## CPU
module CPU( input clk,
	input rst,
	input wire [31:0] inst,
	input wire [63:0]	main_memory_input_data_path,
	output reg[63:0] main_memory_output_data_path,
	output wire[31:0] pc_inst_addr,
	output wire		Vector_Write_Access, 
	output wire		Memory_Write_Access,
	output wire		Load_Vector_Flag,
	output wire 		Load_Word_Flag,
	output wire[11:0]	Main_Memory_Address
	);
	wire[31:0]	instruction;
    	wire[31:0]	reg_data1;
	reg[31:0]	temp_reg_data1;
	wire[5:0]		Opcode;
	wire		Branch_Control;
	wire		Jump_Control;
	wire		Word_Reg_Write_Enable;
	wire		Vect_Reg_Write_Enable;
	wire		Vector_vs_Word;
	wire		Reg_Imm_Flag;
	wire[4:0]	destination_reg;
	wire[4:0] 	source_reg1;
	wire[4:0] 	source_reg2;
	wire[7:0] 	operand1;
	wire[7:0]	temp_operand2;
	wire[7:0] 	operand2;
	wire[7:0] 	alu_output_word;
	wire[7:0]	data_to_wordreg;
	wire[63:0] 	vect_operand1;
	wire[63:0]	vect_operand2;
	wire[63:0]	vpu_vec_output;
	wire[63:0]	data_to_vec_reg;
	wire 		zero;
	wire		overflow;
	wire[63:0] 	vector_output_memory;
	wire[7:0]	word_output_memory;
	wire[63:0]	vector_input_memory;
	wire[7:0]	word_input_memory;
	wire		Reg_Address_Read;
ProgramCounter prc(.clk(clk),
	.reset(rst),
	.zero(zero),
	.branch(Branch_Control),
	.jump(Jump_Control),
	.regAddress(reg_data1),
	.pc(pc_inst_addr)
);
assign instruction = inst;
control_unit control_signal(.instruction(instruction),
	.ALUOp(Opcode),
	.VecWrite(Vector_Write_Access),
	.MemWrite(Memory_Write_Access),
	.Branch(Branch_Control),
	.Jump(Jump_Control),
	.RegWriteEnable(Word_Reg_Write_Enable),
	.VecRegWriteEnable(Vect_Reg_Write_Enable),
	.MemToVecReg(Load_Vector_Flag),
	.MemToReg(Load_Word_Flag),
	.TypeDetect(Vector_vs_Word),
	.ALUSrc(Reg_Imm_Flag)
);
mux32bit RegAddselect(.select(Jump_Control),
	.in0(temp_reg_data1),
	.in1(instruction[25:0]),
	.out(reg_data1)
);
assign destination_reg = instruction[25:21];
assign source_reg1 = instruction[20:16];
assign source_reg2 = instruction[15:11];
  ...
clock: 11.7 ns
lec_check: 0
abc_area: 1
cap_margin: 25
cell_pad_in_sites_detail_placement: 2
cell_pad_in_sites_global_placement: 2
core_aspect_ratio: 1.69
core_margin: 2
core_utilization: 19
cts_cluster_size: 53
gpl_routability_driven: 1
gpl_timing_driven: 0
min_routing_layer: met1
place_density_lb_addon: 0.29
setup_slack_margin: 0.24
slew_margin: 15
run.sh (not shown) runs the stock make flow with config.mk's settings and CLKGATE_MAP_FILE=.
The first run completed with no timing, DRC or antenna violations.
Rerun with:
- ABC_AREA: 1 -> not set
- CAP_MARGIN: 25 -> 20
- CELL_PAD_IN_SITES_DETAIL_PLACEMENT: 2 -> 0
- CELL_PAD_IN_SITES_GLOBAL_PLACEMENT: 2 -> not set
- CORE_UTILIZATION: 19 -> 45
- CTS_CLUSTER_SIZE: 53 -> not set
- GPL_TIMING_DRIVEN: 0 -> 1
- MIN_ROUTING_LAYER: met1 -> not set
- SLEW_MARGIN: 15 -> 5
- clock period: 11.7 -> 7.68 ns (I/O delays scaled with it)
This time the run finished with setup timing left; via count shrinks by 20%; global-route usage came out higher by 10 points; clock power rises by 21%; worst setup slack is worse by 2.1 ns; final cell count drops by 35%.
Rerun with:
- ABC_AREA: not set -> 0
- CELL_PAD_IN_SITES_DETAIL_PLACEMENT: 0 -> 2
- CELL_PAD_IN_SITES_GLOBAL_PLACEMENT: not set -> 3
- CORE_ASPECT_RATIO: 1.69 -> 1.5
- CORE_MARGIN: 2 -> 8
- CORE_UTILIZATION: 45 -> 40
- HOLD_SLACK_MARGIN: not set -> 0.25
- MAX_ROUTING_LAYER: not set -> met5
- MIN_ROUTING_LAYER: not set -> met1
- PLACE_DENSITY_LB_ADDON: 0.29 -> 0.27
- SETUP_SLACK_MARGIN: 0.24 -> 3.34
- SLEW_MARGIN: 5 -> 20
- TNS_END_PERCENT: not set -> 65
- clock period: 7.68 -> 17.0 ns (I/O delays scaled with it)
Outcome: The new run passed the timing, design-rule and antenna checks. Sequential power fell by 55%. Final cell count fell by about 7%. Power fell by about 55%.

---

Starting RTL as in the previous note.
Settings: LEC_CHECK=0, CAP_MARGIN=20, CORE_MARGIN=2, CORE_UTILIZATION=60, HOLD_SLACK_MARGIN=0.3, SETUP_SLACK_MARGIN=1.37, SLEW_MARGIN=20; clock period 6.14 ns.
The first run completed and failed the layout checks on setup timing.
Edit:
--- a/flow/config.mk
+++ b/flow/config.mk
@@ -7,7 +7,13 @@
 export LEC_CHECK = 0
 export CAP_MARGIN = 20
+export CELL_PAD_IN_SITES_DETAIL_PLACEMENT = 2
+export CELL_PAD_IN_SITES_GLOBAL_PLACEMENT = 1
 export CORE_MARGIN = 2
-export CORE_UTILIZATION = 60
-export HOLD_SLACK_MARGIN = 0.3
-export SETUP_SLACK_MARGIN = 1.37
+export CORE_UTILIZATION = 61
+export CTS_CLUSTER_DIAMETER = 51
+export CTS_CLUSTER_SIZE = 77
+export HOLD_SLACK_MARGIN = -0.04
+export MAX_ROUTING_LAYER = met5
+export MIN_ROUTING_LAYER = met1
+export PLACE_DENSITY_LB_ADDON = 0.06
 export SLEW_MARGIN = 20
==> flow/constraint.sdc (replaced) <==
create_clock -name core_clock -period 6.73 [get_ports {clk}]
set_input_delay 1.3460 -clock core_clock [delete_from_list [all_inputs] [get_ports {clk}]]
set_output_delay 1.3460 -clock core_clock [all_outputs]
set_load 0.01 [all_outputs]
The new run failed in detailed placement with DPL-0033.
Die area shrinks slightly.
Synthesized area stays the same.
Synthesized cell count stays the same.
Edit:
==> flow/config.mk (replaced) <==
export PLATFORM = sky130hd
export DESIGN_NAME = CPU
export DESIGN_NICKNAME = CPU
export VERILOG_FILES = /design/flow/design.v
export SDC_FILE = /design/flow/constraint.sdc
export NUM_CORES = 4
export LEC_CHECK = 0
export CAP_MARGIN = 20
export CELL_PAD_IN_SITES_DETAIL_PLACEMENT = 0
export CORE_ASPECT_RATIO = 0.54
export CORE_MARGIN = 2
export CORE_UTILIZATION = 32
export CTS_CLUSTER_SIZE = 33
export HOLD_SLACK_MARGIN = 0.24
export PLACE_DENSITY_LB_ADDON = 0.04
export SETUP_SLACK_MARGIN = 0.32
export SLEW_MARGIN = 20
export TNS_END_PERCENT = 5
==> flow/constraint.sdc (replaced) <==
create_clock -name core_clock -period 16.3 [get_ports {clk}]
set_input_delay 3.2600 -clock core_clock [delete_from_list [all_inputs] [get_ports {clk}]]
set_output_delay 3.2600 -clock core_clock [all_outputs]
set_load 0.01 [all_outputs]
After rerunning: With this change the flow completed with no timing, DRC or antenna violations; synthesized cell count does not change; die area goes up by well over a third; synthesized area is unchanged.
Edit:
==> flow/config.mk (replaced) <==
export PLATFORM = sky130hd
export DESIGN_NAME = CPU
export DESIGN_NICKNAME = CPU
export VERILOG_FILES = /design/flow/design.v
export SDC_FILE = /design/flow/constraint.sdc
export NUM_CORES = 4
export LEC_CHECK = 0
export ABC_AREA = 0
export CAP_MARGIN = 35
export CELL_PAD_IN_SITES_DETAIL_PLACEMENT = 2
export CELL_PAD_IN_SITES_GLOBAL_PLACEMENT = 2
export CORE_ASPECT_RATIO = 1.29
export CORE_MARGIN = 4
export CORE_UTILIZATION = 16
export CTS_CLUSTER_SIZE = 45
export GPL_ROUTABILITY_DRIVEN = 1
export GPL_TIMING_DRIVEN = 0
export MIN_ROUTING_LAYER = met1
export PLACE_DENSITY_LB_ADDON = 0.01
export SETUP_SLACK_MARGIN = 3.02
export SLEW_MARGIN = 15
export TNS_END_PERCENT = 90
==> flow/constraint.sdc (replaced) <==
create_clock -name core_clock -period 11.7 [get_ports {clk}]
set_input_delay 2.3400 -clock core_clock [delete_from_list [all_inputs] [get_ports {clk}]]
set_output_delay 2.3400 -clock core_clock [all_outputs]
set_load 0.01 [all_outputs]
Outcome: The new run passed the timing, design-rule and antenna checks; worst setup slack got worse by 2800 ps; global-route usage decreases by 4.4 points; count of clock-buffer cells in the layout increases by 15; routed wire length increases by well over a third; register-to-register slack got worse by 4500 ps.

---

Setup of beta:
CPU again, from the RTL that the note above started with.
clock: 6.17 ns
lec_check: 0
cap_margin: 20
core_margin: 2
core_utilization: 57
hold_slack_margin: -0.1
setup_slack_margin: 1.75
slew_margin: 20
tns_end_percent: 70
beta: flow complete, layout not clean; failing: negative setup slack
Edits applied to the flow inputs when going from beta to gamma:
- CTS_CLUSTER_SIZE newly set to 33
- CELL_PAD_IN_SITES_DETAIL_PLACEMENT newly set to 0
- HOLD_SLACK_MARGIN removed (was -0.1)
- SETUP_SLACK_MARGIN changed from 1.75 to 1.29
- TNS_END_PERCENT changed from 70 to 40
- SLEW_MARGIN changed from 20 to 5
- GPL_ROUTABILITY_DRIVEN newly set to 1
- CORE_UTILIZATION changed from 57 to 72
- CTS_CLUSTER_DIAMETER newly set to 341
- PLACE_DENSITY_LB_ADDON newly set to 0.29
- GPL_TIMING_DRIVEN newly set to 1
- CORE_ASPECT_RATIO newly set to 1.69
- the clock period (ns, I/O delays scaled along) changed from 6.17 to 5.87
### Flow results
Taking beta as the reference, in gamma post-cts repair resize count fell 10, core box area fell 0.014 mm2, vertical die dimension rose 41 um, total clock buffers created by CTS fell 35. Seen in the log of gamma: GRT-0116 during global routing (5_1_grt), after which the run never completed. Diff beta -> gamma | detailed-placement wirelength estimate | up by a few percent. gamma -> beta: area figure in the yosys stat output delta 0, exact match. Die outline width in gamma is about 30% below beta. Floorplan check, gamma vs beta: die outline smaller in gamma.

---

before:
Starting RTL as in the previous note.
Settings: LEC_CHECK=0, CAP_MARGIN=15, CELL_PAD_IN_SITES_DETAIL_PLACEMENT=1, CORE_MARGIN=9, CORE_UTILIZATION=18, CTS_CLUSTER_DIAMETER=83, CTS_CLUSTER_SIZE=75, GPL_ROUTABILITY_DRIVEN=1, MAX_ROUTING_LAYER=met5, PLACE_DENSITY_LB_ADDON=0.07, SETUP_SLACK_MARGIN=5.0, SLEW_MARGIN=20, TNS_END_PERCENT=10; clock period 18.6 ns.
Modified inputs, after compared to before
==> flow/config.mk <==
export PLATFORM = sky130hd
export DESIGN_NAME = CPU
export DESIGN_NICKNAME = CPU
export VERILOG_FILES = /design/flow/design.v
export SDC_FILE = /design/flow/constraint.sdc
export NUM_CORES = 4
export LEC_CHECK = 0
export CAP_MARGIN = 20
export CELL_PAD_IN_SITES_DETAIL_PLACEMENT = 0
export CORE_ASPECT_RATIO = 0.71
export CORE_MARGIN = 2
export CORE_UTILIZATION = 68
export CTS_CLUSTER_SIZE = 90
export GPL_ROUTABILITY_DRIVEN = 1
export GPL_TIMING_DRIVEN = 1
export MAX_ROUTING_LAYER = met4
export SETUP_SLACK_MARGIN = 2.05
export SLEW_MARGIN = 5
==> flow/constraint.sdc <==
create_clock -name core_clock -period 10.3 [get_ports {clk}]
set_input_delay 2.0600 -clock core_clock [delete_from_list [all_inputs] [get_ports {clk}]]
set_output_delay 2.0600 -clock core_clock [all_outputs]
set_load 0.01 [all_outputs]
Notes after the runs:
after is listed as incomplete: the tool reported an error in 5_1_grt and the run ended there.
Starting density of the core in after is 51 points above before.
Post-CTS setup-driven buffer insertion count ends up lower on before.
The higher final weighted congestion in routability-driven placement came out of after.
NOTE: number of buffers created by CTS in after exceeds that of before
Comparing total half-perimeter wirelength after legalization and detailed placement for before and after, the smaller number came from after.
Re area after synthesis: no difference whatsoever between before and after.
Power is estimated from default activity; no workload was simulated.
